Design top_coldstorage, start of the top module:
module top_coldstorage(
  input         clk,           
  input         rst_n,         
  output        led_fan,       
  output        led_hum,       
  input         sda_lcd_in,
  output        sda_lcd_oe,
  output        scl_lcd,
  input         rx,
  output        tx
);
Size: ~2900 cells after synthesis, roughly 520 flip-flops, ~9 I/O pins, roughly 27000 um2 of cells after synthesis.
clock: 3.57 ns
lec_check: 0
abc_area: 0
cap_margin: 20
core_aspect_ratio: 0.73
core_margin: 2
core_utilization: 72
cts_cluster_diameter: 216
gpl_routability_driven: 0
gpl_timing_driven: 1
place_density: 0.57
setup_slack_margin: 1.06
slew_margin: 20
run.sh (not shown) runs the stock make flow with config.mk's settings and CLKGATE_MAP_FILE=.
The first run finished but fails on negative setup slack.
Next try:
ABC_AREA = default   (was 0)
CORE_ASPECT_RATIO = default   (was 0.73)
CTS_CLUSTER_DIAMETER = default   (was 216)
GPL_ROUTABILITY_DRIVEN = default   (was 0)
GPL_TIMING_DRIVEN = default   (was 1)
PLACE_DENSITY = 0.65   (was 0.57)
SETUP_SLACK_MARGIN = 1.25   (was 1.06)
clock period = 6.76 ns   (was 3.57 ns; I/O delays follow)
Effect: This time the run completed without violations; setup slack gains 2300 ps; routed wire length is lower by about 11%; clock power is lower by 46%; power is lower by about 47%; design area is lower by 7.8%; via count is lower by about 7%; critical path depth does not change; maximum frequency is lower by 17%; clock-buffer cell count is higher by 5; area after synthesis stays the same.


## run A
Starting RTL as in the previous note.
==> flow/config.mk <==
export PLATFORM = sky130hd
export DESIGN_NAME = top_coldstorage
export DESIGN_NICKNAME = top_coldstorage
export VERILOG_FILES = /design/flow/design.v
export SDC_FILE = /design/flow/constraint.sdc
export NUM_CORES = 4
export LEC_CHECK = 0
export ABC_AREA = 0
export CAP_MARGIN = 20
export CORE_ASPECT_RATIO = 0.73
export CORE_MARGIN = 8
export CORE_UTILIZATION = 48
export CTS_CLUSTER_DIAMETER = 216
export GPL_ROUTABILITY_DRIVEN = 1
export GPL_TIMING_DRIVEN = 1
export PLACE_DENSITY = 0.67
export SETUP_SLACK_MARGIN = 0.81
export SLEW_MARGIN = 20
==> flow/constraint.sdc <==
create_clock -name core_clock -period 4.26 [get_ports {clk}]
set_input_delay 0.8520 -clock core_clock [delete_from_list [all_inputs] [get_ports {clk}]]
set_output_delay 0.8520 -clock core_clock [all_outputs]
set_load 0.01 [all_outputs]
Changes in run B relative to run A:
Settings: CTS_CLUSTER_SIZE: unset -> 27; PLACE_DENSITY: 0.67 -> 0.57; SETUP_SLACK_MARGIN: 0.81 -> 1.1; ABC_AREA: 0 -> 1; CORE_ASPECT_RATIO: 0.73 -> 0.52; GPL_ROUTABILITY_DRIVEN: 1 -> 0; the clock period (ns, I/O delays scaled along): 4.26 -> 3.77.
Findings:
The flow for run B finished, though final verification flagged negative setup slack.
In run B relative to run A, total power had gone up by more than 10%.
Going from run A to run B, area reported by Yosys stat shrank slightly.
Run B vs run A: design area up in run B
Compared with run A, run B shows multi-input combinational cell count that has gone down by a few percent.
The post-synthesis share of cell area spent on full adders, half adders and majority gates of run A and that of run B are within noise of each other.
Total routing usage reported by global routing in run B is 1.7 points higher than in run A
Per the comparison of run B with run A, via density per instance saw a decrease; total area of sequential cells saw little to no change.
Here is what was changed in the inputs of run C compared with run B.
Settings: a change of CORE_MARGIN from 8 to 2; a change of GPL_ROUTABILITY_DRIVEN from 0 to 1; a change of SETUP_SLACK_MARGIN from 1.1 to -0.22; a change of CORE_ASPECT_RATIO from 0.52 to 0.73; a deleted CTS_CLUSTER_SIZE that had been 27; a change of CORE_UTILIZATION from 48 to 72; a change of the clock period (ns, I/O delays scaled along) from 3.77 to 3.66.
Notes after the runs:
- Run C ran in full, but the layout does not pass; the checks complain about negative setup slack.
- Overall power of the completed layout delta (run C − run B): unfavourable
- The final reports for run C and run B show number of stages on the worst setup path higher in the former.
- Going from run B to run C, the combinational share of power was found to have gone down by 5.7 points.
- Run B vs run C, highest-utilization routing layer at the global route stage: met1 vs met2
Here is what was changed in the inputs of run D compared with run C.
Settings: CORE_MARGIN changed from 2 to 5; CORE_UTILIZATION changed from 72 to 48; PLACE_DENSITY_LB_ADDON newly set to 0.26; PLACE_DENSITY removed (was 0.57); SETUP_SLACK_MARGIN changed from -0.22 to 0.64; the clock period (ns, I/O delays scaled along) changed from 3.66 to 8.75.
==> comparison <==
Run D did not stop at any stage, and its layout met the timing, DRC and antenna checks. In run D, the number of logic stages on the critical path including buffering came out 2 below the value in run C. Run comparison: run D most crowded layer after global routing met1; run C most crowded layer after global routing met2. Delta (run D minus run C): global-route wire length before repair now smaller, global-route usage now smaller. Run C → run D: met3 global-route usage -2.4 points, detailed placer's ending HPWL lower, worst clock skew on the final layout went up, worst hold slack climbed 140 ps. STATUS total power: run D wins against run C. Re fraction of synthesis flops using an asynchronous set or reset pin: no difference whatsoever between run D and run C. Time the worst path needs with I/O delays and setup: run D > run C. In the reports for run C and run D, the smaller number of setup violations in the final report belongs to run D.
Power figures rest on the tool's default switching activity, not on a simulated workload.
